Design router_extended, start of the top module:
module router_extended #(
  parameter B2_LAT_BIN  = 1, B2_LAT_DEC  = 8, B2_LAT_DUO  = 6,
  parameter B10_LAT_DEC = 1, B10_LAT_BIN = 6, B10_LAT_DUO = 6,
  parameter B12_LAT_DUO = 1, B12_LAT_BIN = 6, B12_LAT_DEC = 8
)(
  input  wire        clk,
  input  wire        rst,
  input  wire        start,
  input  wire [2:0]  cond_sel,
  input  wire [3:0]  opcode,
  input  wire [15:0] op_a,
  input  wire [15:0] op_b,
  output reg         busy,
  output reg         done,
  output reg  [31:0] result
);
clock: 5.23 ns
lec_check: 0
abc_area: 1
cap_margin: 0
core_margin: 2
core_utilization: 70
cts_cluster_size: 25
setup_slack_margin: 1.53
slew_margin: 20
run.sh (not shown) runs the stock make flow with config.mk's settings and CLKGATE_MAP_FILE=.
The baseline ended with an error in 5_1_grt.
Next try:
--- a/flow/config.mk
+++ b/flow/config.mk
@@ -8,2 +8 @@
-export ABC_AREA = 1
-export CAP_MARGIN = 0
+export CAP_MARGIN = 20
@@ -11,3 +10 @@
-export CORE_UTILIZATION = 70
-export CTS_CLUSTER_SIZE = 25
-export SETUP_SLACK_MARGIN = 1.53
+export CORE_UTILIZATION = 40
==> flow/constraint.sdc (replaced) <==
create_clock -name core_clock -period 8.87 [get_ports {clk}]
set_input_delay 1.7740 -clock core_clock [delete_from_list [all_inputs] [get_ports {clk}]]
set_output_delay 1.7740 -clock core_clock [all_outputs]
set_load 0.01 [all_outputs]
After rerunning: The new run finished clean; synthesized area drops by about 7.5%; die area climbs by 60%; synthesized cell count drops by about 25%.
Next try:
--- a/flow/config.mk
+++ b/flow/config.mk
@@ -10 +10 @@
-export CORE_UTILIZATION = 40
+export CORE_UTILIZATION = 61
==> flow/constraint.sdc (replaced) <==
create_clock -name core_clock -period 4.95 [get_ports {clk}]
set_input_delay 0.9900 -clock core_clock [delete_from_list [all_inputs] [get_ports {clk}]]
set_output_delay 0.9900 -clock core_clock [all_outputs]
set_load 0.01 [all_outputs]
Outcome: The changed run produced a layout that fails on negative setup slack; register-to-register slack got worse by 4.0 ns; flip-flop count does not change; die size went down by about 34%; sequential power went up by about 80%; total power went up to 2.9 times its value; non-clock buffer count went up by 267; global-route usage went up by 15 points; area after synthesis does not change; count of clock-buffer cells in the layout went down by 2; routed wire length went up by 14%.
Next try:
--- a/flow/config.mk
+++ b/flow/config.mk
@@ -10 +10,4 @@
-export CORE_UTILIZATION = 61
+export CORE_UTILIZATION = 68
+export CTS_CLUSTER_DIAMETER = 283
+export CTS_CLUSTER_SIZE = 96
+export PLACE_DENSITY = 0.42
==> flow/constraint.sdc (replaced) <==
create_clock -name core_clock -period 8.35 [get_ports {clk}]
set_input_delay 1.6700 -clock core_clock [delete_from_list [all_inputs] [get_ports {clk}]]
set_output_delay 1.6700 -clock core_clock [all_outputs]
set_load 0.01 [all_outputs]
What happened: With this change the flow finished with timing, DRC and antenna clean; power is lower by 63%; final area is lower by 15%; sequential cell count stays the same; first-iteration DRC count is lower by 1.6%; utilization is lower by 3.3 points; worst setup slack is better by 1.7 ns; hold slack is better by 0.0039 ns; global-route usage is lower by 0.55 points; count of clock-buffer cells in the layout is higher by 3; via count is lower by 7.4%.

router_extended again, from the RTL that the note above started with.
Settings: LEC_CHECK=0, CAP_MARGIN=20, CORE_MARGIN=2, CORE_UTILIZATION=70, CTS_CLUSTER_SIZE=25, HOLD_SLACK_MARGIN=0.3, PLACE_DENSITY=0.8, SETUP_SLACK_MARGIN=1.3, SLEW_MARGIN=20; clock period 7.66 ns.
The first run stopped in global routing.
Change:
CORE_ASPECT_RATIO = 0.71   (was not set)
CTS_CLUSTER_SIZE = 37   (was 25)
HOLD_SLACK_MARGIN = not set   (was 0.3)
PLACE_DENSITY = not set   (was 0.8)
SETUP_SLACK_MARGIN = 0.21   (was 1.3)
TNS_END_PERCENT = 5   (was not set)
clock period = 6.77 ns   (was 7.66 ns; I/O delays follow)
Outcome: Now the flow completed and failed the layout checks on setup timing; die size stays flat; synthesized cell count is unchanged; synthesized area stays the same.
Change:
CORE_ASPECT_RATIO = not set   (was 0.71)
CTS_CLUSTER_SIZE = not set   (was 37)
SETUP_SLACK_MARGIN = 1.48   (was 0.21)
TNS_END_PERCENT = not set   (was 5)
clock period = 4.95 ns   (was 6.77 ns; I/O delays follow)
The changed run never finished: it broke off in global routing (GRT-0232).
Die area hardly moves.
Synthesized area stays the same.
Synthesized cell count stays the same.

run A:
router_extended again, from the RTL that the note above started with.
==> flow/config.mk <==
export PLATFORM = sky130hd
export DESIGN_NAME = router_extended
export DESIGN_NICKNAME = router_extended
export VERILOG_FILES = /design/flow/design.v
export SDC_FILE = /design/flow/constraint.sdc
export NUM_CORES = 4
export LEC_CHECK = 0
export CAP_MARGIN = 10
export CELL_PAD_IN_SITES_DETAIL_PLACEMENT = 1
export CELL_PAD_IN_SITES_GLOBAL_PLACEMENT = 2
export CORE_ASPECT_RATIO = 1.81
export CORE_MARGIN = 2
export CORE_UTILIZATION = 60
export CTS_CLUSTER_DIAMETER = 93
export GPL_ROUTABILITY_DRIVEN = 1
export GPL_TIMING_DRIVEN = 0
export HOLD_SLACK_MARGIN = 0.16
export MAX_ROUTING_LAYER = met4
export MIN_ROUTING_LAYER = met1
export PLACE_DENSITY_LB_ADDON = 0.1
export SETUP_SLACK_MARGIN = 0.92
export SLEW_MARGIN = 20
export TNS_END_PERCENT = 5
==> flow/constraint.sdc <==
create_clock -name core_clock -period 15.8 [get_ports {clk}]
set_input_delay 3.1600 -clock core_clock [delete_from_list [all_inputs] [get_ports {clk}]]
set_output_delay 3.1600 -clock core_clock [all_outputs]
set_load 0.01 [all_outputs]
Run A: FLW-0024 in global placement without I/O (3_1_place_gp_skip_io) -> run aborted
--- input diff run A..run B ---
Settings: CAP_MARGIN now 15, was 10; SETUP_SLACK_MARGIN now -0.0, was 0.92; HOLD_SLACK_MARGIN no longer set, was 0.16; CTS_CLUSTER_DIAMETER now 255, was 93; ABC_AREA now 1, previously not set; SLEW_MARGIN now 40, was 20; CELL_PAD_IN_SITES_DETAIL_PLACEMENT no longer set, was 1; CELL_PAD_IN_SITES_GLOBAL_PLACEMENT now 0, was 2; CORE_UTILIZATION now 66, was 60; PLACE_DENSITY_LB_ADDON no longer set, was 0.1; TNS_END_PERCENT no longer set, was 5; GPL_TIMING_DRIVEN no longer set, was 0; the clock period (ns, I/O delays scaled along) now 2.14, was 15.8.
--- outcome ---
- Run B did not finish; a tool error ended it in global routing (5_1_grt).
- Going from run A to run B, yosys stat cell total now sits higher, yosys-reported design area after synthesis climbed 8.1%, die height went down by 0.83%.
For run C, these inputs were changed with respect to run B:
Settings: CTS_CLUSTER_SIZE now 32, previously not set; CORE_UTILIZATION now 72, was 66; PLACE_DENSITY now 0.65, previously not set.
### Flow results
Run C is listed as incomplete: the tool reported an error in clock tree synthesis (4_1_cts) and the run ended there. Compared with run B, run C shows area of the chip lower by 8.1%. Re effective utilization at floorplan: run C is 6.2 points up on run B. From run C to run B, number of storage elements in the synthesis netlist did not move at all. Half-perimeter wire length after detailed placement came out higher on run C than on run B.
Power figures rest on the tool's default switching activity, not on a simulated workload.
